==> inputs of exp/pepper <==
Design usb_interface_v1_0, start of the top module:
module usb_interface_v1_0 #
(
	parameter RESET_CYCLES = 100,
	parameter  C_M00_AXI_START_DATA_VALUE	= 32'h00000000,
	parameter  C_M00_AXI_TARGET_SLAVE_BASE_ADDR	= 32'h00000000,
	parameter integer C_M00_AXI_ADDR_WIDTH	= 32,
	parameter integer C_M00_AXI_DATA_WIDTH	= 32,
	parameter integer C_M00_AXI_TRANSACTIONS_NUM	= 4
) (
	input wire [(8 - 1):0] usb_data_in,
	output wire [(8 - 1):0] usb_data_out,
	output wire usb_data_oe,
	input wire [(1 + 4 + 4 + 16)-8-1:0] usb_addr,
	input wire usb_rd_n,
	input wire usb_wr_n,
	input wire usb_ce_n,
	output wire sw_reset_n,
	input wire  m00_axi_aclk,
	input wire  m00_axi_aresetn,
	output wire [C_M00_AXI_ADDR_WIDTH-1 : 0] m00_axi_awaddr,
	output wire [2 : 0] m00_axi_awprot,
	output wire  m00_axi_awvalid,
	input wire  m00_axi_awready,
	output wire [C_M00_AXI_DATA_WIDTH-1 : 0] m00_axi_wdata,
	output wire [C_M00_AXI_DATA_WIDTH/8-1 : 0] m00_axi_wstrb,
	output wire  m00_axi_wvalid,
	input wire  m00_axi_wready,
	input wire [1 : 0] m00_axi_bresp,
	input wire  m00_axi_bvalid,
	output wire  m00_axi_bready,
	output wire [C_M00_AXI_ADDR_WIDTH-1 : 0] m00_axi_araddr,
	output wire [2 : 0] m00_axi_arprot,
	output wire  m00_axi_arvalid,
	input wire  m00_axi_arready,
	input wire [C_M00_AXI_DATA_WIDTH-1 : 0] m00_axi_rdata,
	input wire [1 : 0] m00_axi_rresp,
	input wire  m00_axi_rvalid,
	output wire  m00_axi_rready
);
Settings: LEC_CHECK=0, CAP_MARGIN=40, CORE_MARGIN=2, CORE_UTILIZATION=72, CTS_CLUSTER_SIZE=68, HOLD_SLACK_MARGIN=0.24, SLEW_MARGIN=20; clock period 3.05 ns.
run.sh (not shown) runs the stock make flow with config.mk's settings and CLKGATE_MAP_FILE=.
==> exp/harbor (differences from exp/pepper) <==
CAP_MARGIN = 20   (was 40)
CTS_CLUSTER_SIZE = 14   (was 68)
HOLD_SLACK_MARGIN = -0.07   (was 0.24)
PLACE_DENSITY = 0.6   (was default)
SETUP_SLACK_MARGIN = 0.42   (was default)
==> flow/constraint.sdc (replaced) <==
create_clock -name core_clock -period 3.16 [get_ports {m00_axi_aclk}]
set_input_delay 0.6320 -clock core_clock [delete_from_list [all_inputs] [get_ports {m00_axi_aclk}]]
set_output_delay 0.6320 -clock core_clock [all_outputs]
set_load 0.01 [all_outputs]
==> exp/fjord (differences from exp/pepper) <==
CAP_MARGIN = 20   (was 40)
CORE_UTILIZATION = 40   (was 72)
CTS_CLUSTER_SIZE = default   (was 68)
HOLD_SLACK_MARGIN = default   (was 0.24)
PLACE_DENSITY = 0.6   (was default)
==> flow/constraint.sdc (replaced) <==
create_clock -name core_clock -period 10.0 [get_ports {m00_axi_aclk}]
set_input_delay 2.0000 -clock core_clock [delete_from_list [all_inputs] [get_ports {m00_axi_aclk}]]
set_output_delay 2.0000 -clock core_clock [all_outputs]
set_load 0.01 [all_outputs]
==> flow_metrics.py <==
# Synthesis and PnR figures
metrics = {
    "routing": {
        "n_antenna_cell": 1,
    },
    "finish": {
        "syn2layout_area_growth_pct": 14.2,
        "finish.net_count": 5299,
        "fin_area_um2": 70500,
    },
    "worst_setup_path": {
        "r2r_start": "command_control_inst.read_buffer.r_count[0]",
    },
    "placed_design": {
        "dp.cells": 7039,
    },
    "sta": {
        "rsz0062_at_grt": "no",
    },
    "pwr": {
        "ir_drop_uv": 128,
        "p_sw_share_pct": 25.7,
    },
    "outcome": {
        "status": "no timing/DRC/antenna violations",
    },
    "clocking": {
        "cts_buffers": 146,
    },
}
[end of results for exp/fjord]
==> flow_metrics.py <==
# Synthesis and PnR figures
metrics = {
    "outcome": {
        "status": "finished with violations",
        "violations": "negative setup slack",
    },
    "pwr": {
        "p_sw_share_pct": 25.5,
        "ir_drop_uv": 730,
    },
    "sta": {
        "worst_slack_ns": -0.0942,
        "setup_viol": 43,
    },
    "placed_design": {
        "dp.cells": 6343,
    },
    "clocking": {
        "cts_buffers": 138,
    },
    "finish": {
        "syn2layout_area_growth_pct": 18.7,
    },
    "worst_setup_path": {
        "r2r_start": "command_control_inst.r_read_data_count[1]",
    },
}
[end of results for exp/harbor]
==> flow_metrics.py <==
# Synthesis and PnR figures
metrics = {
    "finish": {
        "num-multi-input-gates": 3279,
        "finish.net_count": 5626,
        "fin_area_um2": 73900,
        "syn2layout_area_growth_pct": 19.8,
        "clock_buffers": 203,
    },
    "sta": {
        "rsz0062_at_grt": "yes",
        "worst_slack_ns": -0.272,
        "setup_viol": 280,
    },
    "worst_setup_path": {
        "r2r_start": "command_control_inst.read_buffer.r_read_addr[0]",
        "path_cells": "inv_2, ha_4, and3b_1, buf_4, buf_4, a22o_1, a221oi_1, o2111ai_1, o221ai_1, o311a_1, a311oi_2, buf_4, o22a_1",
    },
    "pwr": {
        "ir_drop_uv": 626,
        "p_sw_share_pct": 26.2,
    },
    "outcome": {
        "status": "finished with violations",
        "violations": "negative setup slack",
    },
    "placed_design": {
        "pre_cts_ws_ns": -0.878,
    },
    "routing": {
        "n_antenna_cell": 5,
    },
    "clocking": {
        "cts_buffers": 137,
    },
}
[end of results for exp/pepper]


==> inputs of run P <==
Starting RTL as in the previous note.
Settings: LEC_CHECK=0, CAP_MARGIN=30, CELL_PAD_IN_SITES_DETAIL_PLACEMENT=1, CELL_PAD_IN_SITES_GLOBAL_PLACEMENT=1, CORE_ASPECT_RATIO=1.06, CORE_MARGIN=2, CORE_UTILIZATION=41, CTS_CLUSTER_SIZE=62, GPL_ROUTABILITY_DRIVEN=1, MIN_ROUTING_LAYER=met2, PLACE_DENSITY_LB_ADDON=0.23, SETUP_SLACK_MARGIN=-0.44, SLEW_MARGIN=10, TNS_END_PERCENT=60; clock period 7.02 ns.
==> run Y (differences from run P) <==
==> flow/config.mk (replaced) <==
export PLATFORM = sky130hd
export DESIGN_NAME = usb_interface_v1_0
export DESIGN_NICKNAME = usb_interface_v1_0
export VERILOG_FILES = /design/flow/design.v
export SDC_FILE = /design/flow/constraint.sdc
export NUM_CORES = 4
export LEC_CHECK = 0
export CAP_MARGIN = 15
export CORE_MARGIN = 2
export CORE_UTILIZATION = 72
export CTS_CLUSTER_SIZE = 68
export HOLD_SLACK_MARGIN = -0.08
export SLEW_MARGIN = 20
export TNS_END_PERCENT = 5
==> flow/constraint.sdc (replaced) <==
create_clock -name core_clock -period 3.05 [get_ports {m00_axi_aclk}]
set_input_delay 0.6100 -clock core_clock [delete_from_list [all_inputs] [get_ports {m00_axi_aclk}]]
set_output_delay 0.6100 -clock core_clock [all_outputs]
set_load 0.01 [all_outputs]
==> comparison <==
Against run Y, the via count of run P is larger by about 27%.
Of run Y and run P, run Y has the higher maximum frequency (gap about 55%, measured against run P).
In run Y the clock power is larger than in run P, by 110%.
Wire length: run Y is lower than run P (about 10%).
In run Y the register-to-register slack is lower than in run P, by 2.2 ns.
Of run P and run Y, run P has the higher die size (gap 74%, measured against run Y).
Against run P, the global-route usage of run Y is higher by 3.0 points.
Run Y completed, yet does not pass: negative setup slack. Run P produced a clean layout.
==> figures <==
quantity	run Y	run P
Busiest layer in global routing	met2	met3
Gate power share	12.8%	11.0%
Flop share of the area	45.50%	46.62%
Result of the run	finished with violations	complete, no violations
Violated checks	negative setup slack	-
Total sequential power	0.0205 W	0.00894 W
Clock Pin Slew Worst Setup and Hold Paths	0.07 ns	0.06 ns
Stage-log warning count	59	65
# placed instances	6,411	7,003
Switching part of the total power	25.92%	27.37%
Maximum clock frequency	0.3086 GHz	0.1991 GHz
Final weighted congestion of routability-driven global placement	0.9317	0.9180
Drt pass-1 iters	6	12
Resized cells post-CTS	29	0
Worst setup path startpoint	command_control_inst.r_read_data_count[1]	command_control_inst.r_state[7]
Die width	296.8 um	380.9 um
Global Route Usage Sum	43.94%	40.93%


==> try-fjord <==
usb_interface_v1_0 again, from the RTL that the note above started with.
clock: 10.0 ns
lec_check: 0
abc_area: 1
cap_margin: 10
cell_pad_in_sites_detail_placement: 2
cell_pad_in_sites_global_placement: 3
core_margin: 10
core_utilization: 61
max_routing_layer: met4
place_density_lb_addon: 0.26
slew_margin: 20
tns_end_percent: 60
==> try-harbor (differences from try-fjord) <==
- ABC_AREA: 1 -> default
- CAP_MARGIN: 10 -> 20
- CELL_PAD_IN_SITES_DETAIL_PLACEMENT: 2 -> default
- CELL_PAD_IN_SITES_GLOBAL_PLACEMENT: 3 -> default
- CORE_MARGIN: 10 -> 2
- CORE_UTILIZATION: 61 -> 70
- CTS_CLUSTER_DIAMETER: default -> 54
- CTS_CLUSTER_SIZE: default -> 40
- MAX_ROUTING_LAYER: met4 -> default
- PLACE_DENSITY_LB_ADDON: 0.26 -> default
- SETUP_SLACK_MARGIN: default -> 0.84
- TNS_END_PERCENT: 60 -> default
==> flow/constraint.sdc (replaced) <==
create_clock -name core_clock -period 3.39 [get_ports {m00_axi_aclk}]
set_input_delay 0.6780 -clock core_clock [delete_from_list [all_inputs] [get_ports {m00_axi_aclk}]]
set_output_delay 0.6780 -clock core_clock [all_outputs]
set_load 0.01 [all_outputs]
==> try-indigo (differences from try-fjord) <==
- ABC_AREA: 1 -> default
- CAP_MARGIN: 10 -> 20
- CELL_PAD_IN_SITES_DETAIL_PLACEMENT: 2 -> default
- CELL_PAD_IN_SITES_GLOBAL_PLACEMENT: 3 -> default
- CORE_MARGIN: 10 -> 2
- CORE_UTILIZATION: 61 -> 66
- MAX_ROUTING_LAYER: met4 -> default
- PLACE_DENSITY_LB_ADDON: 0.26 -> default
- SETUP_SLACK_MARGIN: default -> 0.84
- TNS_END_PERCENT: 60 -> default
==> flow/constraint.sdc (replaced) <==
create_clock -name core_clock -period 3.39 [get_ports {m00_axi_aclk}]
set_input_delay 0.6780 -clock core_clock [delete_from_list [all_inputs] [get_ports {m00_axi_aclk}]]
set_output_delay 0.6780 -clock core_clock [all_outputs]
set_load 0.01 [all_outputs]
==> comparison <==
- try-harbor passed the timing, DRC and antenna checks. try-fjord stopped in global placement without I/O (3_1_place_gp_skip_io) (FLW-0024). try-indigo ran to the end with violations: setup timing.
- Of try-indigo and try-harbor, try-indigo has the higher non-clock buffer count (gap 92).
- Of try-harbor and try-indigo, try-indigo has the higher wire length (gap about 11%, measured against try-indigo).
- In flip-flop count, try-harbor and try-indigo do not differ.
- Core utilization: try-indigo is lower than try-harbor (1.3 points).
- Against try-fjord, the synthesized cell count of try-harbor is lower by 33%.
- Of try-harbor and try-indigo, try-harbor has the higher fmax (gap about 8%, measured against try-indigo).
==> figures <==
metric	try-indigo	try-fjord	try-harbor
Result of the run	finished with violations	did not finish	no timing/DRC/antenna violations
Last stage reached	-	global placement without I/O (3_1_place_gp_skip_io)	-
Reasons for failing layout checks	setup timing	-	-
Met2 Track Usage GR	0.7249	-	0.6847
Maximum clock insertion buffer count	3	-	3
Part of the total power dissipated in combinational logic	0.149	-	0.144
Final hold vios	0	-	0
Area taken by flip-flops and latches	33080 um^2	-	33080 um^2
Combinational group power	6.01 mW	-	5.55 mW
Max-slew violation count	0	-	0
Normalized max-slew margin	0.1697	-	0.2221
Number of iterations in the first detailed-routing pass	9	-	9
Total of plain and repair buffers excluding clock buffers	763	-	671
N_diodes	14	-	3
Post-route non-filler standard cell count	6981	-	6755
Worst Hold Slack	0.3659 ns	-	0.3572 ns


==> inputs of trial 62 <==
usb_interface_v1_0 again, from the RTL that the note above started with.
Settings: LEC_CHECK=0, CAP_MARGIN=20, CORE_MARGIN=2, CORE_UTILIZATION=66, CTS_CLUSTER_DIAMETER=41, HOLD_SLACK_MARGIN=-0.09, SETUP_SLACK_MARGIN=-0.41, SLEW_MARGIN=20, TNS_END_PERCENT=5; clock period 6.76 ns.
==> build 40: changes against trial 62 <==
--- a/flow/config.mk
+++ b/flow/config.mk
@@ -9,7 +9,5 @@
 export CORE_MARGIN = 2
 export CORE_UTILIZATION = 66
-export CTS_CLUSTER_DIAMETER = 41
 export HOLD_SLACK_MARGIN = -0.09
 export SETUP_SLACK_MARGIN = -0.41
 export SLEW_MARGIN = 20
-export TNS_END_PERCENT = 5
==> flow/constraint.sdc (replaced) <==
create_clock -name core_clock -period 7.5 [get_ports {m00_axi_aclk}]
set_input_delay 1.5000 -clock core_clock [delete_from_list [all_inputs] [get_ports {m00_axi_aclk}]]
set_output_delay 1.5000 -clock core_clock [all_outputs]
set_load 0.01 [all_outputs]
==> results.json <==
{
  "hold_ws_ps": 419,
  "status": "no timing/DRC/antenna violations",
  "area_share_nonclk_buffers_pct": 3.76,
  "route.vias.total": 43900,
  "max_freq_mhz": 199,
  "grt_pass1_vias": 43400,
  "comb_power_mw": 2.05,
  "tightest_slew_ps": 1240,
  "p_seq_share_pct": 45.3,
  "finalInstanceArea_um2": 70100,
  "timing.final.ws_setup_ps": 1740,
  "comb_share_pct": 38.4,
  "cp_cell_sequence": "clkdlybuf4s50_1 > ha_1 > xnor2_1 > xnor2_1 > xnor3_1 > xor2_1 > o21bai_1 > nand2_1 > nand2_1 > o21ai_0",
  "finalNetCount": 5298,
  "clock_area_share_pct": 8.06,
  "crit_end": "command_control_inst.r_addr[27]",
  "leakage_nw": 32.7,
  "track_usage_pct": 37.9,
  "clkbuf_count": 209,
  "final_core_util_pct": 75.3,
  "internal-power_mw": 15.4
}
That was trial 62.
==> results.json <==
{
  "finalInstanceArea_um2": 69100,
  "leakage_nw": 32.3,
  "track_usage_pct": 38.0,
  "grt_pass1_vias": 43300,
  "status": "no timing/DRC/antenna violations",
  "max_freq_mhz": 195,
  "clkbuf_count": 224,
  "clock_area_share_pct": 6.73,
  "final_core_util_pct": 74.3,
  "crit_end": "command_control_inst.r_read_data_len[2]",
  "timing.final.ws_setup_ps": 2370
}
That was build 40.


==> run a: inputs <==
usb_interface_v1_0 again, from the RTL that the note above started with.
// usb_interface_v1_0
module usb_interface_v1_0 #
(
	parameter RESET_CYCLES = 100,
	parameter  C_M00_AXI_START_DATA_VALUE	= 32'h00000000,
	parameter  C_M00_AXI_TARGET_SLAVE_BASE_ADDR	= 32'h00000000,
	parameter integer C_M00_AXI_ADDR_WIDTH	= 32,
	parameter integer C_M00_AXI_DATA_WIDTH	= 32,
	parameter integer C_M00_AXI_TRANSACTIONS_NUM	= 4
) (
	input wire [(8 - 1):0] usb_data_in,
	output wire [(8 - 1):0] usb_data_out,
	output wire usb_data_oe,
	input wire [(1 + 4 + 4 + 16)-8-1:0] usb_addr,
	input wire usb_rd_n,
	input wire usb_wr_n,
	input wire usb_ce_n,
	output wire sw_reset_n,
	input wire  m00_axi_aclk,
	input wire  m00_axi_aresetn,
	output wire [C_M00_AXI_ADDR_WIDTH-1 : 0] m00_axi_awaddr,
	output wire [2 : 0] m00_axi_awprot,
	output wire  m00_axi_awvalid,
	input wire  m00_axi_awready,
	output wire [C_M00_AXI_DATA_WIDTH-1 : 0] m00_axi_wdata,
	output wire [C_M00_AXI_DATA_WIDTH/8-1 : 0] m00_axi_wstrb,
	output wire  m00_axi_wvalid,
	input wire  m00_axi_wready,
	input wire [1 : 0] m00_axi_bresp,
	input wire  m00_axi_bvalid,
	output wire  m00_axi_bready,
	output wire [C_M00_AXI_ADDR_WIDTH-1 : 0] m00_axi_araddr,
	output wire [2 : 0] m00_axi_arprot,
	output wire  m00_axi_arvalid,
	input wire  m00_axi_arready,
	input wire [C_M00_AXI_DATA_WIDTH-1 : 0] m00_axi_rdata,
	input wire [1 : 0] m00_axi_rresp,
	input wire  m00_axi_rvalid,
	output wire  m00_axi_rready
);
==> flow/config.mk <==
export PLATFORM = sky130hd
export DESIGN_NAME = usb_interface_v1_0
export DESIGN_NICKNAME = usb_interface_v1_0
export VERILOG_FILES = /design/flow/design.v
export SDC_FILE = /design/flow/constraint.sdc
export NUM_CORES = 4
export LEC_CHECK = 0
export CAP_MARGIN = 20
export CELL_PAD_IN_SITES_GLOBAL_PLACEMENT = 0
export CORE_ASPECT_RATIO = 1.11
export CORE_MARGIN = 8
export CORE_UTILIZATION = 53
export CTS_CLUSTER_DIAMETER = 75
export GPL_ROUTABILITY_DRIVEN = 1
export PLACE_DENSITY_LB_ADDON = 0.18
export SLEW_MARGIN = 20
export TNS_END_PERCENT = 35
==> flow/constraint.sdc <==
create_clock -name core_clock -period 7.79 [get_ports {m00_axi_aclk}]
set_input_delay 1.5580 -clock core_clock [delete_from_list [all_inputs] [get_ports {m00_axi_aclk}]]
set_output_delay 1.5580 -clock core_clock [all_outputs]
set_load 0.01 [all_outputs]
==> run b: changes against run a <==
==> flow/config.mk (replaced) <==
export PLATFORM = sky130hd
export DESIGN_NAME = usb_interface_v1_0
export DESIGN_NICKNAME = usb_interface_v1_0
export VERILOG_FILES = /design/flow/design.v
export SDC_FILE = /design/flow/constraint.sdc
export NUM_CORES = 4
export LEC_CHECK = 0
export CAP_MARGIN = 30
export CORE_ASPECT_RATIO = 1.17
export CORE_MARGIN = 2
export CORE_UTILIZATION = 70
export CTS_CLUSTER_SIZE = 14
export GPL_ROUTABILITY_DRIVEN = 1
export SLEW_MARGIN = 10
==> flow/constraint.sdc (replaced) <==
create_clock -name core_clock -period 3.05 [get_ports {m00_axi_aclk}]
set_input_delay 0.6100 -clock core_clock [delete_from_list [all_inputs] [get_ports {m00_axi_aclk}]]
set_output_delay 0.6100 -clock core_clock [all_outputs]
set_load 0.01 [all_outputs]
==> run c: changes against run a <==
==> flow/config.mk (replaced) <==
export PLATFORM = sky130hd
export DESIGN_NAME = usb_interface_v1_0
export DESIGN_NICKNAME = usb_interface_v1_0
export VERILOG_FILES = /design/flow/design.v
export SDC_FILE = /design/flow/constraint.sdc
export NUM_CORES = 4
export LEC_CHECK = 0
export CAP_MARGIN = 20
export CORE_MARGIN = 2
export CORE_UTILIZATION = 70
export PLACE_DENSITY = 0.6
export SETUP_SLACK_MARGIN = 0.4
export SLEW_MARGIN = 20
==> flow/constraint.sdc (replaced) <==
create_clock -name core_clock -period 3.14 [get_ports {m00_axi_aclk}]
set_input_delay 0.6280 -clock core_clock [delete_from_list [all_inputs] [get_ports {m00_axi_aclk}]]
set_output_delay 0.6280 -clock core_clock [all_outputs]
set_load 0.01 [all_outputs]
==> flow_metrics.env <==
# physical design summary
export IMPL_status="finished with violations"
export IMPL_failed_checks="negative setup slack"
export IMPL_fin_ws_ps=-425
export IMPL_worstReg2RegStart="command_control_inst.read_buffer.r_read_addr[1]"
export IMPL_clk_share_pct=6.03
export IMPL_crit_buf_inv=4
export IMPL_finalSetupViolCount=230
export IMPL_vias_per_cell=7.54
export IMPL_p_int_mw=31.9
export IMPL_place_area_um2=67300
export IMPL_final_area_um2=76500
export IMPL_worst_ir_drop_vdd_uv=609
export IMPL_seq_share_pct=43.2
export IMPL_cts_resized=297
export IMPL_logic_gates=3281
[end of results for run c]
==> flow_metrics.env <==
# physical design summary
export IMPL_synth_area_per_cell_um2=12.0
export IMPL_seq_share_pct=47.5
export IMPL_cts_resized=0
export IMPL_vias_per_cell=6.41
export IMPL_crit_path_end="command_control_inst.r_addr[31]"
export IMPL_logic_gates=3279
export IMPL_status="complete, no violations"
export IMPL_clk_share_pct=6.78
export IMPL_p_int_mw=12.4
export IMPL_critPathLaunchType="input pin"
export IMPL_worst_ir_drop_vdd_uv=192
export IMPL_warning_count=65
export IMPL_final_area_um2=69600
export IMPL_cts_tree="done"
export IMPL_drt_iter0_drc=3847
export IMPL_finalSetupViolCount=0
export IMPL_syn_area_um2=61700
export IMPL_worstReg2RegStart="command_control_inst.read_buffer.r_read_addr[2]"
export IMPL_dominant_cells="sequential cells"
export IMPL_fin_ws_ps=2970
export IMPL_crit_buf_inv=2
export IMPL_yosysTopAreaCell="dfrtp_1"
[end of results for run a]
==> flow_metrics.env <==
# physical design summary
export IMPL_finalSetupViolCount=498
export IMPL_place_area_um2=67200
export IMPL_vias_per_cell=7.22
export IMPL_final_area_um2=74700
export IMPL_crit_path_end="command_control_inst.read_buffer.ram[11][1]"
export IMPL_seq_area_um2=33100
export IMPL_worst_ir_drop_vdd_uv=630
export IMPL_cts_resized=19
export IMPL_yosys_area_um2=61700
export IMPL_wl_met2_um=96700
export IMPL_failed_checks="negative setup slack"
export IMPL_seq_share_pct=44.3
export IMPL_crit_buf_inv=6
export IMPL_status="finished with violations"
export IMPL_fin_ws_ps=-227
export IMPL_worstReg2RegStart="command_control_inst.r_read_data_len[1]"
export IMPL_logic_gates=3280
export IMPL_seq_cell_count=1348
[end of results for run b]
No activity file was given, so power comes from the tool's default toggle rates.
